## run A
Design top, start of the top module:
module top(
    input clk, rst,
    input [3:0] key_in,
    output [6:0] seg,
    output [7:0] sel,
    output reg [2:0] led, sel_led,
    output buz
);
    wire [2:0] key_val;
    localparam  S1 = 3'd1,
                S2 = 3'd2,
                S3 = 3'd3,
                S4 = 3'd4;
    key u_key(
        .clk(clk),
        .rst(rst),
        .key_in(key_in),
        .key_val(key_val)
    );
    reg [20:0] data_to_show;
    seg u_seg(
        .clk(clk),
        .rst(rst),
        .seg(seg),
        .sel(sel),
        .data(data_to_show)
    );
    wire [20:0] data_clock, data_stopwatch, data_timer;
    wire [2:0] led_clock, led_timer;
    wire [2:0] key_val_clock, key_val_stopwatch, key_val_timer;
    reg [1:0] current_state, next_state;
    localparam  CLOCK       = 2'b00,
                STOPWATCH   = 2'b01,
                TIMER       = 2'b11;
    assign key_val_clock = (current_state == CLOCK) ? key_val : 3'd0;
    assign key_val_stopwatch = (current_state == STOPWATCH) ? key_val : 3'd0;
    assign key_val_timer = (current_state == TIMER) ? key_val : 3'd0;
    clock u_clock (
        .clk(clk),
        .rst(rst),
        .key_val(key_val_clock),
        .data(data_clock),
        .led(led_clock)
    );
    stopwatch u_stopwatch (
        .clk(clk),
        .rst(rst),
        .key_val(key_val_stopwatch),
        .data(data_stopwatch)
    );
    timer u_timer (
        .clk(clk),
        .rst(rst),
        .key_val(key_val_timer),
        .data(data_timer),
        .led(led_timer),
        .buz(buz)
    );
    always @(posedge clk or negedge rst) begin
        if (!rst) begin
            current_state <= CLOCK;
        end else begin
            current_state <= next_state;
        end
    end
    always @(*) begin
        next_state = current_state;
        case (current_state)
            CLOCK: begin
                if (key_val == S1) begin
                    next_state = STOPWATCH;
                end else begin
                    next_state = CLOCK;
                end
            end
            STOPWATCH: begin
                if (key_val == S1) begin
                    next_state = TIMER;
  ...
Size in the first run: roughly 1300 cells after synthesis, ~0.0096 sq mm of cells after synthesis.
Settings: LEC_CHECK=0, ABC_AREA=1, CAP_MARGIN=0, CELL_PAD_IN_SITES_GLOBAL_PLACEMENT=0, CORE_MARGIN=2, CORE_UTILIZATION=72, CTS_CLUSTER_SIZE=46, HOLD_SLACK_MARGIN=0.3, MAX_ROUTING_LAYER=met5, MIN_ROUTING_LAYER=met1, PLACE_DENSITY_LB_ADDON=0.07, SLEW_MARGIN=20; clock period 4.72 ns.
run.sh (not shown) runs the stock make flow with config.mk's settings and CLKGATE_MAP_FILE=.
Run A: complete, dirty (negative setup slack)
Input changes introduced in run B (baseline for comparison: run A):
- clearing MIN_ROUTING_LAYER, which used to be met1
- clearing CELL_PAD_IN_SITES_GLOBAL_PLACEMENT, which used to be 0
- clearing MAX_ROUTING_LAYER, which used to be met5
- swapping 46 for 98 in CTS_CLUSTER_SIZE
- clearing PLACE_DENSITY_LB_ADDON, which used to be 0.07
- clearing HOLD_SLACK_MARGIN, which used to be 0.3
- clearing ABC_AREA, which used to be 1
- putting CTS_CLUSTER_DIAMETER at 395 where nothing was set
- swapping 4.72 for 9.56 in the clock period (ns, I/O delays scaled along)
--- outcome ---
Run B reached the end of the flow, and the finished layout is clean on the timing, DRC and antenna checks.
Routed wire in run B totals less than in run A.
Between run B and run A, it is run B whose part of the cycle the worst path needs is lower, by 41 points.
Yosys stat chip area was lower in the run labelled run A.
Run B: flop share of the area 2.7 points above run A
Summary: with run A as the reference, power attributed to combinational cells in run B moved down by more than half.
The following lists how run C was set up differently from run B:
- CELL_PAD_IN_SITES_GLOBAL_PLACEMENT: unset -> 0
- MIN_ROUTING_LAYER: unset -> met1
- MAX_ROUTING_LAYER: unset -> met5
- CTS_CLUSTER_SIZE: 98 -> 17
- CTS_CLUSTER_DIAMETER: 395 -> unset
- the clock period (ns, I/O delays scaled along): 9.56 -> 4.72
Findings:
Accumulated negative setup slack, run B and run C: higher on run B. Run B → run C: cell count picked up an extra 158; total of endpoints with negative setup slack in the final report shows an increase of 7. Data arrival time of the worst path for run C: 1.07 ns down relative to run B. The final report for run C shows a completed flow and a layout that fails verification, specifically negative setup slack. The met3 layer wire length in the routed design in run C sits about 100% above the value recorded for run B. Area growth from synthesis to layout in run C is 15 points above run B. Run C vs run B: largest fanout on the critical path down in run C.


Starting RTL as in the previous note.
clock: 10.0 ns
lec_check: 0
cap_margin: 30
cell_pad_in_sites_detail_placement: 2
cell_pad_in_sites_global_placement: 3
core_margin: 2
core_utilization: 17
gpl_routability_driven: 0
hold_slack_margin: 0.14
place_density: 0.8
setup_slack_margin: 2.18
slew_margin: 20
tns_end_percent: 15
Next try:
Settings changed: ABC_AREA from default to 1, CAP_MARGIN 30 to 20, CELL_PAD_IN_SITES_DETAIL_PLACEMENT 2 to default, CELL_PAD_IN_SITES_GLOBAL_PLACEMENT 3 to default, CORE_UTILIZATION 17 to 40, CTS_CLUSTER_DIAMETER from default to 342, CTS_CLUSTER_SIZE from default to 99, GPL_ROUTABILITY_DRIVEN 0 to default, HOLD_SLACK_MARGIN 0.14 to -0.05, PLACE_DENSITY 0.8 to default, SETUP_SLACK_MARGIN 2.18 to 2.01, TNS_END_PERCENT 15 to 20.
After rerunning: Wire length decreases by about 27%; clock-buffer cell count increases by 2; power decreases by 0.73%; final area decreases by about 6.4%; clock power stays flat; critical path depth increases by 12; flip-flop count is unchanged; combinational power decreases by about 8%; hold slack got worse by 0.0063 ns.
Next try:
Settings changed: ABC_AREA 1 to default, CELL_PAD_IN_SITES_DETAIL_PLACEMENT from default to 1, CORE_UTILIZATION 40 to 59, HOLD_SLACK_MARGIN -0.05 to 0.29, SETUP_SLACK_MARGIN 2.01 to -0.99, TNS_END_PERCENT 20 to default.
=>
- The changed run finished with timing, DRC and antenna clean
- design area went down slightly
- clock skew went up by 0.0052 ns
- cell count went down by about a fifth
- synthesized cell count went down by roughly a tenth
- count of clock-buffer cells in the layout went down by 2
- setup slack degrades by 1.2 ns
- power went down by a few percent
- maximum frequency went down by about a fifth
- hold slack improves by 0.0094 ns
- die area went down by a quarter to a third
Next try:
Settings changed: CAP_MARGIN 20 to 5, CELL_PAD_IN_SITES_DETAIL_PLACEMENT 1 to 2, CELL_PAD_IN_SITES_GLOBAL_PLACEMENT from default to 3, CORE_UTILIZATION 59 to 40, CTS_CLUSTER_DIAMETER 342 to default, CTS_CLUSTER_SIZE 99 to default, GPL_ROUTABILITY_DRIVEN from default to 0, HOLD_SLACK_MARGIN 0.29 to default, PLACE_DENSITY from default to 0.8, SETUP_SLACK_MARGIN -0.99 to 2.18, SLEW_MARGIN 20 to 25.
Outcome:
- The changed run finished with timing, DRC and antenna clean
- routed wire length rose by 8.6%
- worst setup slack is better by 0.50 ns
- count of clock-buffer cells in the layout fell by 1
- die size goes up by 46%
- synthesized area is unchanged
- global-route usage came out lower by 8.2 points
- synthesized cell count does not change
- total power goes up by 6.4%
- final area came out higher by 2.8%
Power is estimated from default activity; no workload was simulated.
